Design axis_gain_wrapper, start of the top module:
module axis_gain_wrapper #(
    parameter integer C_S_AXI_DATA_WIDTH = 32,
    parameter integer C_S_AXI_ADDR_WIDTH = 4,
    parameter integer AUDIO_WIDTH        = 16,
    parameter integer GAIN_FBITS         = 12
)(
    input  wire aclk,
    input  wire aresetn,
    input  wire [31:0] s_axis_tdata,
    input  wire        s_axis_tlast,
    input  wire        s_axis_tvalid,
    output wire        s_axis_tready,
    output wire [31:0] m_axis_tdata,
    output wire        m_axis_tlast,
    output wire        m_axis_tvalid,
    input  wire        m_axis_tready,
    input  wire [C_S_AXI_ADDR_WIDTH-1:0] s_axi_awaddr,
    input  wire                          s_axi_awvalid,
    output reg                           s_axi_awready,
    input  wire [C_S_AXI_DATA_WIDTH-1:0] s_axi_wdata,
    input  wire [3:0]                    s_axi_wstrb,
    input  wire                          s_axi_wvalid,
  ...
make LEC_CHECK=0 CAP_MARGIN=30 CORE_MARGIN=2 CORE_UTILIZATION=72 CTS_CLUSTER_DIAMETER=167 CTS_CLUSTER_SIZE=44 PLACE_DENSITY_LB_ADDON=0.05 SETUP_SLACK_MARGIN=2.58 SLEW_MARGIN=20 TNS_END_PERCENT=95 finish   # period 8.77 ns
run.sh (not shown) runs the stock make flow with config.mk's settings and CLKGATE_MAP_FILE=.
The first run completed without violations.
Change:
Settings changed: CAP_MARGIN 30 to 0, CTS_CLUSTER_DIAMETER 167 to 40, CTS_CLUSTER_SIZE 44 to unset, PLACE_DENSITY_LB_ADDON 0.05 to unset, SETUP_SLACK_MARGIN 2.58 to -0.44.
Clock period 8.77 ns to 6.63 ns, I/O delays scaled along.
=> With this change the flow ran to the end with violations: setup timing; sequential cell count does not change; final area went up by a few percent; final cell count is higher by a few percent; clock power grows by a quarter to a third; hold slack is better by 0.011 ns; die area does not change; wire length goes up by about a fifth.
Change:
Settings changed: CAP_MARGIN 0 to 20, CORE_UTILIZATION 72 to 61, CTS_CLUSTER_DIAMETER 40 to unset, PLACE_DENSITY set to 0.39, SETUP_SLACK_MARGIN -0.44 to unset, TNS_END_PERCENT 95 to unset.
Clock period 6.63 ns to 8.85 ns, I/O delays scaled along.
Result: The new run ran to the end with no violations; via count went down by 14%; final cell count went down by 3.2%; worst setup slack gets better by 1.4 ns; combinational power went down by 47%.
Change:
Settings changed: CORE_UTILIZATION 61 to 40, PLACE_DENSITY 0.39 to unset.
Clock period 8.85 ns to 8.0 ns, I/O delays scaled along.
Result: The changed run passed the timing, design-rule and antenna checks. Synthesized area is unchanged. Combinational power went up by 21%. Worst hold slack hardly moves. Setup slack got worse by 0.28 ns. Routed wire length came out higher by 0.38%. Sequential share of layout area decreases by 0.57 points. Clock-buffer cell count grows by 1. Design area is higher by 5.3%. Die size is higher by 51%. Total power rises by 14%.
Change:
Settings changed: CELL_PAD_IN_SITES_GLOBAL_PLACEMENT set to 1, CORE_ASPECT_RATIO set to 0.59, CORE_UTILIZATION 40 to 38, CTS_CLUSTER_DIAMETER set to 149, CTS_CLUSTER_SIZE set to 57, GPL_ROUTABILITY_DRIVEN set to 0, GPL_TIMING_DRIVEN set to 0, HOLD_SLACK_MARGIN set to 0.1, TNS_END_PERCENT set to 20.
Effect: Final cell count fell by 1.2%. Design area drops by 3.1%. Setup slack got worse by 0.10 ns. Global-route usage rose by 3.9 points. Non-clock buffer count went down by 98. Worst hold slack stays flat. Clock power increases by 2.7%. Count of clock-buffer cells in the layout decreases by 1. Utilization went down by 3.7 points.

The RTL this note starts from:
==> flow/design.v <==
`timescale 1ns / 1ps
module gain_core #(
    parameter integer DWIDTH = 16,  
    parameter integer GWIDTH = 16,  
    parameter integer FBITS  = 12   
)(
    input  wire                     clk,
    input  wire                     rst_n,      
    input  wire                     ce,         
    input  wire                     en,         
    input  wire signed [DWIDTH-1:0] data_i,     
    input  wire signed [GWIDTH-1:0] data_gain,  
    output reg  signed [DWIDTH-1:0] data_o      
);
    wire signed [DWIDTH+GWIDTH-1:0] mult_raw;
    wire signed [DWIDTH+GWIDTH-1:0] mult_rounded;
    wire signed [DWIDTH+GWIDTH-1-FBITS:0] mult_scaled;
    localparam signed [DWIDTH-1:0] MAX_VAL = {1'b0, {(DWIDTH-1){1'b1}}};  
    localparam signed [DWIDTH-1:0] MIN_VAL = {1'b1, {(DWIDTH-1){1'b0}}};  
    assign mult_raw = data_i * data_gain;
    assign mult_rounded = mult_raw + (1 << (FBITS-1));
    assign mult_scaled = mult_rounded >>> FBITS;
    always @(posedge clk) begin
        if (!rst_n) begin
            data_o <= 0;
        end else if (ce) begin
            if (!en) begin
                data_o <= data_i;
            end else begin
                if (mult_scaled > MAX_VAL) begin
                    data_o <= MAX_VAL;
                end else if (mult_scaled < MIN_VAL) begin
                    data_o <= MIN_VAL;
                end else begin
                    data_o <= mult_scaled[DWIDTH-1:0];
                end
            end
        end
    end
endmodule
`timescale 1ns / 1ps
module axis_gain_wrapper #(
    parameter integer C_S_AXI_DATA_WIDTH = 32,
    parameter integer C_S_AXI_ADDR_WIDTH = 4,
    parameter integer AUDIO_WIDTH        = 16,
    parameter integer GAIN_FBITS         = 12
)(
    input  wire aclk,
    input  wire aresetn,
    input  wire [31:0] s_axis_tdata,
    input  wire        s_axis_tlast,
    input  wire        s_axis_tvalid,
    output wire        s_axis_tready,
    output wire [31:0] m_axis_tdata,
    output wire        m_axis_tlast,
    output wire        m_axis_tvalid,
    input  wire        m_axis_tready,
    input  wire [C_S_AXI_ADDR_WIDTH-1:0] s_axi_awaddr,
    input  wire                          s_axi_awvalid,
    output reg                           s_axi_awready,
    input  wire [C_S_AXI_DATA_WIDTH-1:0] s_axi_wdata,
    input  wire [3:0]                    s_axi_wstrb,
    input  wire                          s_axi_wvalid,
    output reg                           s_axi_wready,
    output reg  [1:0]                    s_axi_bresp,
    output reg                           s_axi_bvalid,
    input  wire                          s_axi_bready,
    input  wire [C_S_AXI_ADDR_WIDTH-1:0] s_axi_araddr,
    input  wire                          s_axi_arvalid,
    output reg                           s_axi_arready,
    output reg  [C_S_AXI_DATA_WIDTH-1:0] s_axi_rdata,
    output reg  [1:0]                    s_axi_rresp,
    output reg                           s_axi_rvalid,
    input  wire                          s_axi_rready
);
    reg [31:0] reg_control;
    reg [31:0] reg_gain_l;
    reg [31:0] reg_gain_r;
    wire [1:0] addr_w = s_axi_awaddr[3:2];
    wire [1:0] addr_r = s_axi_araddr[3:2];
    always @(posedge aclk) begin
        if (!aresetn) begin
            s_axi_awready <= 1'b0;
            s_axi_wready  <= 1'b0;
            s_axi_bvalid  <= 1'b0;
            s_axi_bresp   <= 2'b00;
            reg_control <= 32'b0;
            reg_gain_l  <= 32'h0000_1000;  
            reg_gain_r  <= 32'h0000_1000;
        end else begin
            if (!s_axi_awready && s_axi_awvalid && s_axi_wvalid) begin
                s_axi_awready <= 1'b1;
                s_axi_wready  <= 1'b1;
                case (addr_w)
                    2'h0: reg_control <= s_axi_wdata;
                    2'h1: reg_gain_l  <= s_axi_wdata;
                    2'h2: reg_gain_r  <= s_axi_wdata;
                    default: ;
                endcase
            end else begin
                s_axi_awready <= 1'b0;
                s_axi_wready  <= 1'b0;
            end
            if (s_axi_awready && !s_axi_bvalid) begin
                s_axi_bvalid <= 1'b1;
                s_axi_bresp  <= 2'b00;
            end else if (s_axi_bready) begin
                s_axi_bvalid <= 1'b0;
            end
        end
    end
    always @(posedge aclk) begin
        if (!aresetn) begin
            s_axi_arready <= 1'b0;
            s_axi_rvalid  <= 1'b0;
            s_axi_rdata   <= 32'b0;
            s_axi_rresp   <= 2'b00;
        end else begin
            if (!s_axi_arready && s_axi_arvalid) begin
                s_axi_arready <= 1'b1;
                s_axi_rvalid  <= 1'b1;
                case (addr_r)
                    2'h0: s_axi_rdata <= reg_control;
                    2'h1: s_axi_rdata <= reg_gain_l;
                    2'h2: s_axi_rdata <= reg_gain_r;
                    default: s_axi_rdata <= 32'b0;
                endcase
            end else begin
                s_axi_arready <= 1'b0;
                if (s_axi_rvalid && s_axi_rready)
                    s_axi_rvalid <= 1'b0;
            end
        end
    end
    reg valid_d;
    reg last_d;
    wire stream_ready = m_axis_tready || !valid_d;
    assign s_axis_tready = stream_ready;
    assign m_axis_tvalid = valid_d;
    assign m_axis_tlast  = last_d;
    wire core_ce     = stream_ready;
    wire gain_enable = reg_control[0];
    gain_core #(
        .DWIDTH(AUDIO_WIDTH),
        .GWIDTH(16),
        .FBITS (GAIN_FBITS)
    ) u_gain_l (
        .clk       (aclk),
        .rst_n     (aresetn),
        .ce        (core_ce),
        .en        (gain_enable),
        .data_i    (s_axis_tdata[15:0]),
        .data_gain (reg_gain_l[15:0]),
        .data_o    (m_axis_tdata[15:0])
    );
    gain_core #(
        .DWIDTH(AUDIO_WIDTH),
        .GWIDTH(16),
        .FBITS (GAIN_FBITS)
    ) u_gain_r (
        .clk       (aclk),
        .rst_n     (aresetn),
        .ce        (core_ce),
        .en        (gain_enable),
        .data_i    (s_axis_tdata[31:16]),
        .data_gain (reg_gain_r[15:0]),
        .data_o    (m_axis_tdata[31:16])
    );
    always @(posedge aclk) begin
        if (!aresetn) begin
            valid_d <= 1'b0;
            last_d  <= 1'b0;
        end else if (stream_ready) begin
            valid_d <= s_axis_tvalid;
            last_d  <= s_axis_tlast;
        end
    end
endmodule
==> flow/config.mk <==
export PLATFORM = sky130hd
export DESIGN_NAME = axis_gain_wrapper
export DESIGN_NICKNAME = axis_gain_wrapper
export VERILOG_FILES = /design/flow/design.v
export SDC_FILE = /design/flow/constraint.sdc
export NUM_CORES = 4
export LEC_CHECK = 0
export CAP_MARGIN = 20
export CORE_MARGIN = 2
export CORE_UTILIZATION = 58
export CTS_CLUSTER_SIZE = 14
export HOLD_SLACK_MARGIN = 0.24
export SETUP_SLACK_MARGIN = 0.82
export SLEW_MARGIN = 20
==> flow/constraint.sdc <==
create_clock -name core_clock -period 4.38 [get_ports {aclk}]
set_input_delay 0.8760 -clock core_clock [delete_from_list [all_inputs] [get_ports {aclk}]]
set_output_delay 0.8760 -clock core_clock [all_outputs]
set_load 0.01 [all_outputs]
The baseline reached the layout checks and failed them: negative setup slack.
Then changed:
- CORE_UTILIZATION: 58 -> 14
- CTS_CLUSTER_SIZE: 14 -> default
- HOLD_SLACK_MARGIN: 0.24 -> default
- SETUP_SLACK_MARGIN: 0.82 -> default
- clock period: 4.38 -> 8.85 ns (I/O delays scaled with it)
Outcome: The new run went through all stages and came out clean. Cell area drops by about 3.7%. Core utilization drops by 58 points. Synthesized cell count does not change. Via count drops by about 7%. Worst hold slack is about the same.
Power and IR drop assume default switching activity.
